## TCAM_TOP
module TCAM_TOP (
        input                   CLK
       ,input                   RESET
       ,input                   SEARCH
       ,input                   SETTING
       ,input   [DATA_BITS-1:0] KEY
       ,input   [IDWID-1:0]     SETTING_ID
       ,input   [MASKWID-1:0]   SETTING_MASKID
       ,input   [IDWID-1:0]     SETTING_PRIORITY
       ,output  [IDWID-1:0]     RULEID
       ,output                  SETTING_COMPLETE
       ,output                  SEARCH_COMPLETE
       ,output                  MISMATCH
       ,input                     DDR3_AVL_INIT
       ,input   [SDRAM_DATA-1:0]  DDR3_AVL_READDATA
       ,input                     DDR3_AVL_WAITREQUEST
       ,input                     DDR3_AVL_READDATAVALID
       ,output                    DDR3_AVL_READ
       ,output                    DDR3_AVL_WRITE
       ,output  [SDRAM_ADDR-1:0]  DDR3_AVL_ADDRESS
       ,output  [SDRAM_DATA-1:0]  DDR3_AVL_WRITEDATA
       ,output                    DDR3_AVL_BURSTCOUNT
       ,output                    DDR3_AVL_INITCOMPLETE
	);
clock: 3.43 ns
lec_check: 0
cap_margin: 20
core_margin: 2
core_utilization: 15
cts_cluster_diameter: 318
gpl_routability_driven: 1
min_routing_layer: met2
place_density_lb_addon: 0.15
slew_margin: 35
run.sh (not shown) runs the stock make flow with config.mk's settings and CLKGATE_MAP_FILE=.
Then changed:
- CORE_UTILIZATION: 15 -> 70
- CTS_CLUSTER_DIAMETER: 318 -> not set
- GPL_ROUTABILITY_DRIVEN: 1 -> not set
- MIN_ROUTING_LAYER: met2 -> not set
- PLACE_DENSITY_LB_ADDON: 0.15 -> not set
- SETUP_SLACK_MARGIN: not set -> 0.72
- SLEW_MARGIN: 35 -> 20
- clock period: 3.43 -> 3.12 ns (I/O delays scaled with it)
Result:
- The new run finished clean
- via count falls by 25%
- clock power decreases by 13%
- area after synthesis does not change
- critical path depth fell by 1
- routed wire length fell by 31%
- final cell count goes down by 44%
- hold slack improves by 0.017 ns
- clock skew decreases by 0.12 ns
- final area drops by 9.3%
- power shrinks by 1.5%
- utilization rose by 64 points

* * *

Setup of build 6:
TCAM_TOP again, from the RTL that the note above started with.
// TCAM_TOP
module TCAM_TOP (
        input                   CLK
       ,input                   RESET
       ,input                   SEARCH
       ,input                   SETTING
       ,input   [DATA_BITS-1:0] KEY
       ,input   [IDWID-1:0]     SETTING_ID
       ,input   [MASKWID-1:0]   SETTING_MASKID
       ,input   [IDWID-1:0]     SETTING_PRIORITY
       ,output  [IDWID-1:0]     RULEID
       ,output                  SETTING_COMPLETE
       ,output                  SEARCH_COMPLETE
       ,output                  MISMATCH
       ,input                     DDR3_AVL_INIT
       ,input   [SDRAM_DATA-1:0]  DDR3_AVL_READDATA
       ,input                     DDR3_AVL_WAITREQUEST
       ,input                     DDR3_AVL_READDATAVALID
       ,output                    DDR3_AVL_READ
       ,output                    DDR3_AVL_WRITE
       ,output  [SDRAM_ADDR-1:0]  DDR3_AVL_ADDRESS
       ,output  [SDRAM_DATA-1:0]  DDR3_AVL_WRITEDATA
       ,output                    DDR3_AVL_BURSTCOUNT
       ,output                    DDR3_AVL_INITCOMPLETE
	);
Settings: LEC_CHECK=0, ABC_AREA=0, CAP_MARGIN=20, CELL_PAD_IN_SITES_DETAIL_PLACEMENT=2, CELL_PAD_IN_SITES_GLOBAL_PLACEMENT=2, CORE_MARGIN=10, CORE_UTILIZATION=65, CTS_CLUSTER_DIAMETER=307, CTS_CLUSTER_SIZE=48, GPL_ROUTABILITY_DRIVEN=0, GPL_TIMING_DRIVEN=0, MAX_ROUTING_LAYER=met5, MIN_ROUTING_LAYER=met2, PLACE_DENSITY=0.49, SETUP_SLACK_MARGIN=0.1, SLEW_MARGIN=30; clock period 4.66 ns.
The log for build 6 ends in detailed placement with error DPL-0033, so the run never completed.
The inputs of build 34 differ from those of build 6 as listed below.
- clearing MIN_ROUTING_LAYER, which used to be met2
- clearing ABC_AREA, which used to be 0
- clearing CTS_CLUSTER_DIAMETER, which used to be 307
- clearing CELL_PAD_IN_SITES_DETAIL_PLACEMENT, which used to be 2
- clearing GPL_ROUTABILITY_DRIVEN, which used to be 0
- swapping 10 for 2 in CORE_MARGIN
- clearing SETUP_SLACK_MARGIN, which used to be 0.1
- clearing PLACE_DENSITY, which used to be 0.49
- swapping 65 for 27 in CORE_UTILIZATION
- clearing CELL_PAD_IN_SITES_GLOBAL_PLACEMENT, which used to be 2
- clearing CTS_CLUSTER_SIZE, which used to be 48
- clearing GPL_TIMING_DRIVEN, which used to be 0
- clearing MAX_ROUTING_LAYER, which used to be met5
- swapping 30 for 20 in SLEW_MARGIN
- swapping 4.66 for 13.1 in the clock period (ns, I/O delays scaled along)
[summary]
Reported for build 6 and build 34, yosys cell count turned out identical to the last digit.
Build 34 completed every stage of the flow, and the final layout passed the timing, DRC and antenna checks.
When the final numbers for build 6 and build 34 were put side by side, the die span in x turned out to be greater in build 34.
Total die size on build 34 is behind build 6.
Build 34 against build 6; placeable core region is up by more than 100%.
Comparing build 6 against build 34, there is no change at all in mean instance size in the synthesized netlist.
The inputs of build 29 differ from those of build 34 as listed below.
- CORE_UTILIZATION changed from 27 to 38
- the clock period (ns, I/O delays scaled along) changed from 13.1 to 14.1
--- outcome ---
Max clock buffer instance count of the final layout across build 29 and build 34: build 29. Compared to build 34, the router laid down less metal wire for build 29. Build 29: first-pass GRT wire length lower than build 34. From build 34 to build 29, post-synthesis cell type count did not move at all. Changes observed in build 29 relative to build 34: floorplan die area dropped 110000 um^2; mean instance size in the synthesized netlist ~0 delta. Build 29 ended up with a higher register-to-register slack than build 34 did. Of build 29 and build 34, build 29 shows the lower synthesis-to-layout area growth, with build 34 above it. When build 29 is set beside build 34, its hold slack turns out to be 0.022 ns smaller. Initial antenna violation count was lower in the run labelled build 29.
Input changes introduced in build 57 (baseline for comparison: build 29):
- changing CORE_UTILIZATION from 38 to 70
- setting SETUP_SLACK_MARGIN to 0.73 for the first time
- changing the clock period (ns, I/O delays scaled along) from 14.1 to 3.12
[compare] base=build 29 new=build 57: number of core rows went down; part of the total power dissipated in combinational logic climbed 0.6 points; worst slack on hold paths has decreased; worst setup margin -6.13 ns. Taking build 57 over build 29, the final non-filler cell total ratio works out to 0.862. Count of clock-buffer cells in the layout down about 1.5% in build 57 wrt build 29. Status: clock-pin slew on the worst setup and hold paths parity (build 57, build 29). Comparing the two runs side by side, build 57 comes out ahead of build 29 on wire length of the first global-routing pass. Of build 29 and build 57, the lower global-route met1 utilization belongs to build 29. Comparing build 29 and build 57, the higher routed wire length is on build 29. Between build 29 and build 57, arrival time at the worst endpoint is lower for build 57, build 29 comes in above that.
Power and IR drop assume default switching activity.
